v20:
==> flow/design.v <==
`timescale 1ns / 1ps
module Multiplier_25 (
    input  wire               clk,
    input  wire signed [24:0] a,
    input  wire signed [24:0] b,
    output wire signed [49:0] p
);
reg signed [24:0] a_r, b_r;
reg signed [49:0] p_1, p_2, p_3;
always @(posedge clk) begin
    a_r <= a;
    b_r <= b;
    p_1 <= a_r * b_r;
    p_2 <= p_1;
    p_3 <= p_2;
end
assign p = p_3;
endmodule
`timescale 1ns / 1ps
module Power_Spec_Cal(
           input wire clk,
           input wire rst,
           input wire dv,
           input wire [9:0] xk_index,
           input wire [24:0] fft_data_out_re,
           input wire [24:0] fft_data_out_im,
           output reg [49:0] Power_Spec,		 
           output reg data_valid,				 
           output reg dv_FFT					 
       );
reg signed [24:0] fftout_re_d;
reg signed [24:0] fftout_im_d;
wire signed [49:0] re_square;
wire signed [49:0] im_square;
reg [0:2] dv_reg;
always @(posedge clk or posedge rst)
begin : PipelineRegister_process
    if (rst == 1'b1) begin
        fftout_re_d <= 25'sb0;
        fftout_im_d <= 25'sb0;
    end
    else begin
        fftout_re_d <= fft_data_out_re;
        fftout_im_d <= fft_data_out_im;
    end
end
Multiplier_25 Multiplier_RE (
                  .clk(clk),  
                  .a(fftout_re_d),  
                  .b(fftout_re_d),  
                  .p(re_square)  
              );
Multiplier_25 Multiplier_IM (
                  .clk(clk),  
                  .a(fftout_im_d),  
                  .b(fftout_im_d),  
                  .p(im_square)  
              );
always @(posedge clk or posedge rst)
begin
    if(rst == 1)
        Power_Spec <= 0;
    else
        Power_Spec <= re_square + im_square;
end
always @(posedge clk or posedge rst)
begin
    if(rst == 1)
        data_valid <= 0;
    else
        data_valid <= dv_reg[1];
end
always @(posedge clk or posedge rst)
begin
    if(rst == 1)
    begin
        dv_reg[0] <= 0;
        dv_reg[1] <= 0;
        dv_reg[2] <= 0;
    end
    else
    begin
        dv_reg[0] <= (dv & xk_index[9]);	 
        dv_reg[1] <= dv_reg[0];
        dv_reg[2] <= dv_reg[1];
    end
end
always @(posedge clk or posedge rst)
begin
    if(rst == 1)
    begin
        dv_FFT <= 0;
    end
    else
    begin
        dv_FFT <= dv;
    end
end
endmodule
make LEC_CHECK=0 CAP_MARGIN=20 CORE_ASPECT_RATIO=0.71 CORE_MARGIN=10 CORE_UTILIZATION=40 SLEW_MARGIN=25 finish   # period 8.0 ns
run.sh (not shown) runs the stock make flow with config.mk's settings and CLKGATE_MAP_FILE=.
v20 | stages: all done | timing, DRC, antenna: all pass
What v22 does differently from v20 at the input level:
- changing CORE_MARGIN from 10 to 2
- changing CORE_UTILIZATION from 40 to 64
- setting SETUP_SLACK_MARGIN to 1.33 for the first time
- removing CORE_ASPECT_RATIO (formerly 0.71)
- changing SLEW_MARGIN from 25 to 20
- changing the clock period (ns, I/O delays scaled along) from 8.0 to 5.41
==> comparison <==
- Across v20 and v22, a clean result was obtained everywhere but in v22.
- Re global-route wire length before repair: v22 is about 3.4% up on v20.
- Comparing sequential share of layout area for v22 and v20, the bigger number came from v20.
#### Input delta (v51 over v22)
- swapping 64 for 17 in CORE_UTILIZATION
- putting PLACE_DENSITY at 0.6 where nothing was set
- clearing SETUP_SLACK_MARGIN, which used to be 1.33
- swapping 5.41 for 7.69 in the clock period (ns, I/O delays scaled along)
Notes after the runs:
v51 finished every step from synthesis to the final layout, and the layout passed the timing, DRC and antenna checks.
Taking v51 over v22, the maximum number of pins on one net before global-route repair ratio works out to 0.63.
Summary: with v22 as the reference, wire length the detailed router placed on met1 in v51 moved up by more than 10%.
v22 → v51: wire length of the first global-routing pass saw a decrease, count of cell instances traversed by the critical path saw an increase.
Looking at quantity of gates resized following cts, v51 sits 266 below v22.
Sort v51 and v22 by final non-filler cell area, descending, and v22 comes first.
Compared with v22, in v51 achievable clock frequency moved down; cell count moved up; number of instances in the placed design moved up; count of TritonRoute iterations in the first routing pass moved up.
The setup slack of v51 is larger than that of v22.
Relative to v51, the following input files were edited for v23:
- CORE_UTILIZATION now 71, was 17
- the clock period (ns, I/O delays scaled along) now 6.38, was 7.69
Findings:
Comparing v23 and v51, the one run not ending clean was v23. v23 vs. v51: count of clock-buffer cells in the layout fell by 21; highest fanout seen on the critical path fell by 4; starting density of the core rose by 55 points; maximum root-to-sink buffer count stayed essentially flat. Maximum single-stage delay on the critical path for v23: 0.04 ns up relative to v51. Met3 wire length | v23 above v51. Global-route congestion overflow total came out exactly the same in v23 and v51. Relative to v51, hold slack increased by 0.035 ns in v23. From v51 to v23 the numbers moved as follows: share of the cycle needed by the critical path after routing rose by 14 points.
What v46 does differently from v23 at the input level:
- HOLD_SLACK_MARGIN now 0.12, previously not set
- PLACE_DENSITY no longer set, was 0.6
- TNS_END_PERCENT now 50, previously not set
- CORE_ASPECT_RATIO now 0.67, previously not set
- PLACE_DENSITY_LB_ADDON now 0.04, previously not set
- MAX_ROUTING_LAYER now met4, previously not set
- CORE_UTILIZATION now 40, was 71
- the clock period (ns, I/O delays scaled along) now 8.0, was 6.38
Results
v23 and v46: one clean run, v46; the rest did not finish clean.
Diff v23 -> v46: maximum number of pins on one net before global-route repair -1.6%, via count of the first global-routing pass -6378, wire length -about 5.4%, final net count -606.
Compared with v23, v46 has extra setup slack.
Most utilized layer in the global route result: met2 -> v23, met1 -> v46
Global-route met2 utilization (higher): v23
Taking v23 as the reference, in v46 maximum frequency fell by 7.9%; clock-pin transition on the worst setup and hold timing paths flat.
--- input diff v46..v47 ---
- a change of CORE_UTILIZATION from 40 to 64
- an added SETUP_SLACK_MARGIN of 0.49
- an added CTS_CLUSTER_SIZE of 90
- a deleted CORE_ASPECT_RATIO that had been 0.67
- a deleted PLACE_DENSITY_LB_ADDON that had been 0.04
- a deleted MAX_ROUTING_LAYER that had been met4
- a deleted HOLD_SLACK_MARGIN that had been 0.12
- a deleted TNS_END_PERCENT that had been 50
- a change of the clock period (ns, I/O delays scaled along) from 8.0 to 3.65
### Flow results
Completing all stages was not enough for v47: its layout failed the final checks because of negative setup slack. NOTE: first-pass GRT wire length in v47 falls short of that of v46. v47 vs. v46: count of cell instances traversed by the critical path saw a decrease, worst-case register-to-register setup slack saw a decrease.
